==> inputs of job 1131 <==
==> flow/design.v <==
module ALU(
    clk,
    rst_n,
    valid,
    ready,
    mode,
    in_A,
    in_B,
    out
);
    input         clk, rst_n;
    input         valid;
    input  [1:0]  mode;  
    output        ready;
    input  [31:0] in_A, in_B;
    output [63:0] out;
    parameter IDLE = 3'd0;
    parameter MUL  = 3'd1;
    parameter DIV  = 3'd2;
    parameter AND  = 3'd3;
    parameter AVG  = 3'd4;
    parameter OUT  = 3'd5;
    reg  [ 2:0] state, state_nxt;
    reg  [ 4:0] counter, counter_nxt;
    reg  [64:0] shreg, shreg_nxt;  
    reg  [31:0] alu_in, alu_in_nxt;
    reg  [32:0] alu_out;
    reg         ready_;
    assign ready = ready_;
    assign out = shreg[63:0];
    always @(*) begin
        case(state)
            IDLE: begin
                if (valid) 
                    case (mode)
                        0 : state_nxt = MUL;
                        1 : state_nxt = DIV;
                        2 : state_nxt = AND;
                        3 : state_nxt = AVG;
                    endcase
                else state_nxt = IDLE;
            end
            MUL : state_nxt = (counter != 31) ? MUL : OUT;
            DIV : state_nxt = (counter != 31) ? DIV : OUT;
            AND : state_nxt = OUT;
            AVG : state_nxt = OUT;
            OUT : state_nxt = IDLE;
            default : state_nxt = IDLE;
        endcase
    end
    always @(*) begin
        if ((state == MUL) || (state == DIV)) counter_nxt = counter + 1; 
        else                                  counter_nxt = 0;
    end
    always @(*) begin
        case(state)
            IDLE: begin
                if (valid) alu_in_nxt = in_B;
                else       alu_in_nxt = 0;
            end
            OUT : alu_in_nxt = 0;
            default: alu_in_nxt = alu_in;
        endcase
    end
    always @(*) begin
        case (state)
            MUL : begin
                if (shreg[0]) alu_out = shreg[63:32] + alu_in;
                else          alu_out = shreg[63:32];
            end
            DIV : alu_out = shreg[64:32] - {1'b0, alu_in};
            AND : alu_out = shreg[31:0] & alu_in;
            AVG : alu_out = (shreg[31:0] + alu_in) >> 1;
            default alu_out = 0;
        endcase
    end
    always @(*) begin
        case (state)
            IDLE: begin
                if (valid) begin
                    shreg_nxt = {33'b0, in_A};
                    if (state_nxt == DIV) shreg_nxt = shreg_nxt << 1;                 
                end
                else shreg_nxt = 0;
            end
            MUL : shreg_nxt = {1'b0, alu_out, shreg[31:1]};
            DIV : begin
                if (shreg[64:32] < {1'b0, alu_in}) shreg_nxt = shreg << 1;
                else                      shreg_nxt = {alu_out[31:0], shreg[31:0], 1'b1};
                if (counter == 31) shreg_nxt = {1'b0, shreg_nxt[64:33], shreg_nxt[31:0]};
            end
            AND : shreg_nxt = {32'b0, alu_out};
            AVG : shreg_nxt = {32'b0, alu_out};
            OUT : shreg_nxt = 0;
            default : shreg_nxt = 0;
        endcase
    end
    always @(posedge clk or negedge rst_n) begin
        if (!rst_n) begin
            state   <= IDLE;
            counter <= 0;
            shreg   <= 0;
            alu_in  <= 0;
            ready_  <= 0;
        end
        else begin
            state   <= state_nxt;
            counter <= counter_nxt;
            shreg   <= shreg_nxt;
            alu_in  <= alu_in_nxt;
            ready_  <= (state_nxt == OUT) ? 1 : 0;
        end
    end
endmodule
==> flow/run.sh <==
#!/bin/bash
# the make line also repeats each setting of config.mk as NAME=value (left out here)
make -C /OpenROAD-flow-scripts/flow DESIGN_CONFIG=/design/flow/config.mk WORK_HOME=/design/flow/orfs CLKGATE_MAP_FILE= finish
==> flow/config.mk <==
export PLATFORM = sky130hd
export DESIGN_NAME = ALU
export DESIGN_NICKNAME = ALU
export VERILOG_FILES = /design/flow/design.v
export SDC_FILE = /design/flow/constraint.sdc
export NUM_CORES = 4
export LEC_CHECK = 0
export ABC_AREA = 1
export CAP_MARGIN = 40
export CORE_ASPECT_RATIO = 0.5
export CORE_MARGIN = 2
export CORE_UTILIZATION = 72
export CTS_CLUSTER_DIAMETER = 399
export CTS_CLUSTER_SIZE = 98
export PLACE_DENSITY = 0.39
export SETUP_SLACK_MARGIN = 1.14
export SLEW_MARGIN = 20
export TNS_END_PERCENT = 10
==> flow/constraint.sdc <==
create_clock -name core_clock -period 3.87 [get_ports {clk}]
set_input_delay 0.7740 -clock core_clock [delete_from_list [all_inputs] [get_ports {clk}]]
set_output_delay 0.7740 -clock core_clock [all_outputs]
set_load 0.01 [all_outputs]
==> job 4974: changes against job 1131 <==
==> flow/config.mk (replaced) <==
export PLATFORM = sky130hd
export DESIGN_NAME = ALU
export DESIGN_NICKNAME = ALU
export VERILOG_FILES = /design/flow/design.v
export SDC_FILE = /design/flow/constraint.sdc
export NUM_CORES = 4
export LEC_CHECK = 0
export CAP_MARGIN = 20
export CORE_MARGIN = 2
export CORE_UTILIZATION = 69
export CTS_CLUSTER_SIZE = 36
export SLEW_MARGIN = 20
==> flow/constraint.sdc (replaced) <==
create_clock -name core_clock -period 3.96 [get_ports {clk}]
set_input_delay 0.7920 -clock core_clock [delete_from_list [all_inputs] [get_ports {clk}]]
set_output_delay 0.7920 -clock core_clock [all_outputs]
set_load 0.01 [all_outputs]
==> job 5676: changes against job 1131 <==
==> flow/config.mk (replaced) <==
export PLATFORM = sky130hd
export DESIGN_NAME = ALU
export DESIGN_NICKNAME = ALU
export VERILOG_FILES = /design/flow/design.v
export SDC_FILE = /design/flow/constraint.sdc
export NUM_CORES = 4
export LEC_CHECK = 0
export ABC_AREA = 1
export CAP_MARGIN = 20
export CORE_MARGIN = 2
export CORE_UTILIZATION = 59
export CTS_CLUSTER_DIAMETER = 388
export CTS_CLUSTER_SIZE = 98
export GPL_ROUTABILITY_DRIVEN = 0
export SLEW_MARGIN = 20
export TNS_END_PERCENT = 10
==> flow/constraint.sdc (replaced) <==
create_clock -name core_clock -period 10.0 [get_ports {clk}]
set_input_delay 2.0000 -clock core_clock [delete_from_list [all_inputs] [get_ports {clk}]]
set_output_delay 2.0000 -clock core_clock [all_outputs]
set_load 0.01 [all_outputs]
==> job 1929: changes against job 1131 <==
==> flow/config.mk (replaced) <==
export PLATFORM = sky130hd
export DESIGN_NAME = ALU
export DESIGN_NICKNAME = ALU
export VERILOG_FILES = /design/flow/design.v
export SDC_FILE = /design/flow/constraint.sdc
export NUM_CORES = 4
export LEC_CHECK = 0
export CAP_MARGIN = 15
export CORE_MARGIN = 2
export CORE_UTILIZATION = 69
export CTS_CLUSTER_SIZE = 89
export HOLD_SLACK_MARGIN = 0.29
export SLEW_MARGIN = 20
==> flow/constraint.sdc (replaced) <==
create_clock -name core_clock -period 3.55 [get_ports {clk}]
set_input_delay 0.7100 -clock core_clock [delete_from_list [all_inputs] [get_ports {clk}]]
set_output_delay 0.7100 -clock core_clock [all_outputs]
set_load 0.01 [all_outputs]
==> impl_metrics.tcl <==
# collected from the flow reports
set metrics [dict create \
    status "finished with violations" \
    setup_ws_ns -0.2285 \
    setup_viol 19 \
    mux_area_frac 0.06218 \
    fa_ha_area_frac 0.1043 \
    worst_path_max_delay_cell "or4_4" \
    rsz0062_at_grt "true" \
    violations "setup timing" \
    clockPowerShare 0.077 \
    power.total_w 0.01480 \
]
# the run above: job 1929

==> impl_metrics.tcl <==
# collected from the flow reports
set metrics [dict create \
    setup_ws_ns -0.001128 \
    clockPowerShare 0.087 \
    status "finished with violations" \
    rsz0062_at_grt "false" \
    setup_viol 1 \
    power.total_w 0.01139 \
    violations "setup timing" \
    mux_area_frac 0.06218 \
    worst_path_max_delay_cell "dfrtp_1" \
]
# the run above: job 4974

==> impl_metrics.tcl <==
# collected from the flow reports
set metrics [dict create \
    rsz0062_at_grt "true" \
    clockPowerShare 0.091 \
    status "timing/DRC/antenna clean" \
    worst_path_max_delay_cell "dfrtp_2" \
    power.total_w 0.01221 \
    fa_ha_area_frac 0.08768 \
    setup_viol 0 \
]
# the run above: job 1131

==> impl_metrics.tcl <==
# collected from the flow reports
set metrics [dict create \
    status "timing/DRC/antenna clean" \
    grt_pass1_wl_mm 82.32 \
    setup_viol 0 \
    setup_ws_ns 4.844 \
    cp_common_cell "o21ai_1" \
    worst_path_max_delay_cell "inv_2" \
    rsz0062_at_grt "false" \
    power.total_w 0.003981 \
]
# the run above: job 5676


* * *

==> lagoon: inputs <==
RTL: the design.v shown in full above, as it stands there.
==> flow/config.mk <==
export PLATFORM = sky130hd
export DESIGN_NAME = ALU
export DESIGN_NICKNAME = ALU
export VERILOG_FILES = /design/flow/design.v
export SDC_FILE = /design/flow/constraint.sdc
export NUM_CORES = 4
export LEC_CHECK = 0
export ABC_AREA = 1
export CAP_MARGIN = 40
export CELL_PAD_IN_SITES_DETAIL_PLACEMENT = 0
export CELL_PAD_IN_SITES_GLOBAL_PLACEMENT = 3
export CORE_ASPECT_RATIO = 0.88
export CORE_MARGIN = 2
export CORE_UTILIZATION = 53
export CTS_CLUSTER_SIZE = 87
export GPL_ROUTABILITY_DRIVEN = 0
export GPL_TIMING_DRIVEN = 0
export MAX_ROUTING_LAYER = met5
export MIN_ROUTING_LAYER = met1
export PLACE_DENSITY_LB_ADDON = 0.27
export SLEW_MARGIN = 0
export TNS_END_PERCENT = 70
==> flow/constraint.sdc <==
create_clock -name core_clock -period 7.15 [get_ports {clk}]
set_input_delay 1.4300 -clock core_clock [delete_from_list [all_inputs] [get_ports {clk}]]
set_output_delay 1.4300 -clock core_clock [all_outputs]
set_load 0.01 [all_outputs]
run.sh (not shown) runs the stock make flow with config.mk's settings and CLKGATE_MAP_FILE=.
==> ember: changes against lagoon <==
Settings changed: ABC_AREA 1 to not set, CAP_MARGIN 40 to 20, CELL_PAD_IN_SITES_DETAIL_PLACEMENT 0 to not set, CELL_PAD_IN_SITES_GLOBAL_PLACEMENT 3 to not set, CORE_ASPECT_RATIO 0.88 to not set, CORE_UTILIZATION 53 to 62, CTS_CLUSTER_SIZE 87 to not set, GPL_ROUTABILITY_DRIVEN 0 to not set, GPL_TIMING_DRIVEN 0 to not set, MAX_ROUTING_LAYER met5 to not set, MIN_ROUTING_LAYER met1 to not set, PLACE_DENSITY_LB_ADDON 0.27 to not set, SLEW_MARGIN 0 to 20, TNS_END_PERCENT 70 to not set.
==> flow/constraint.sdc (replaced) <==
create_clock -name core_clock -period 5.22 [get_ports {clk}]
set_input_delay 1.0440 -clock core_clock [delete_from_list [all_inputs] [get_ports {clk}]]
set_output_delay 1.0440 -clock core_clock [all_outputs]
set_load 0.01 [all_outputs]
==> amber: changes against lagoon <==
Settings changed: CAP_MARGIN 40 to 20, CELL_PAD_IN_SITES_DETAIL_PLACEMENT 0 to not set, CELL_PAD_IN_SITES_GLOBAL_PLACEMENT 3 to not set, CORE_ASPECT_RATIO 0.88 to not set, CORE_UTILIZATION 53 to 54, CTS_CLUSTER_DIAMETER set to 388, CTS_CLUSTER_SIZE 87 to 98, GPL_TIMING_DRIVEN 0 to not set, MAX_ROUTING_LAYER met5 to not set, MIN_ROUTING_LAYER met1 to not set, PLACE_DENSITY_LB_ADDON 0.27 to not set, SETUP_SLACK_MARGIN set to 2.72, SLEW_MARGIN 0 to 20, TNS_END_PERCENT 70 to not set.
==> flow/constraint.sdc (replaced) <==
create_clock -name core_clock -period 10.0 [get_ports {clk}]
set_input_delay 2.0000 -clock core_clock [delete_from_list [all_inputs] [get_ports {clk}]]
set_output_delay 2.0000 -clock core_clock [all_outputs]
set_load 0.01 [all_outputs]
==> impl_metrics.csv <==
group,metric,value,unit
run_status,status,"finished clean",
logic_synthesis,ys_types,53,
logic_synthesis,ys_chip_area,14530,um2
floorplan,std_cell_rows,60,
logic_synthesis,top_cells_by_area,"nand2_1, dfrtp_1, inv_1",
logic_synthesis,synth.largest_area_cell,"nand2_1",
logic_synthesis,synth-adder-area-share,0.08768,
logic_synthesis,aoi_share,0.1353,
logic_synthesis,seq_area_frac_synth,0.1878,
logic_synthesis,yosysCellCount,2530,
logic_synthesis,synth_cells,2530,
logic_synthesis,synth_area_per_cell,5.742,um2
floorplan,fp_util,0.5451,
logic_synthesis,netlist_logic_family_top,"simple AND/OR/NAND/NOR gates",
logic_synthesis,synthMuxAreaShare,0,
-- figures above: amber

==> impl_metrics.csv <==
group,metric,value,unit
run_status,flow.stopped_at,"3_1_place_gp_skip_io",
logic_synthesis,synth.largest_area_cell,"nand2_1",
logic_synthesis,synthMuxAreaShare,0,
logic_synthesis,synth_area_per_cell,5.742,um2
logic_synthesis,top_cells_by_area,"nand2_1, dfrtp_1, inv_1",
logic_synthesis,top_cells_by_count,"nand2_1, inv_1, nand3_1, nor2_1, a21oi_1",
logic_synthesis,synth.most_common_cell,"nand2_1",
run_status,error,"[ERROR FLW-0024] Place density exceeds 1.0 (current PLACE_DENSITY_LB_ADDON =  0.27). Please check if the value of  PLACE_DENSITY_LB_ADDON is between 0 and 0.99.",
run_status,status,"aborted with a tool error",
logic_synthesis,seq_area_frac_synth,0.1878,
logic_synthesis,synth_cells,2530,
logic_synthesis,ys_chip_area,14530,um2
floorplan,std_cell_rows,56,
logic_synthesis,synth-adder-area-share,0.08768,
logic_synthesis,aoi_share,0.1353,
logic_synthesis,yosysCellCount,2530,
floorplan,core,26840,um2
floorplan,fp_util,0.5414,
-- figures above: lagoon

==> impl_metrics.csv <==
group,metric,value,unit
run_status,status,"finished clean",
floorplan,std_cell_rows,51,
logic_synthesis,ys_types,81,
final_layout,combGateArea,8376,um2
logic_synthesis,synth-adder-area-share,0.1043,
logic_synthesis,netlist_logic_family_top,"AND-OR/OR-AND gates",
logic_synthesis,yosysCellCount,1536,
final_layout,sh_seq_area,0.2011,
power,p_total,7.883,mW
logic_synthesis,synth_cells,1536,
power,switchingPower,4.231,mW
logic_synthesis,synth_area_per_cell,7.952,um2
logic_synthesis,seq_area_frac_synth,0.2234,
floorplan,fp_util,0.6296,
logic_synthesis,top_cells_by_area,"dfrtp_1, ha_1, a21oi_1",
power,combPwrFrac,0.720,
logic_synthesis,ys_chip_area,12210,um2
-- figures above: ember

Power figures rest on the tool's default switching activity, not on a simulated workload.
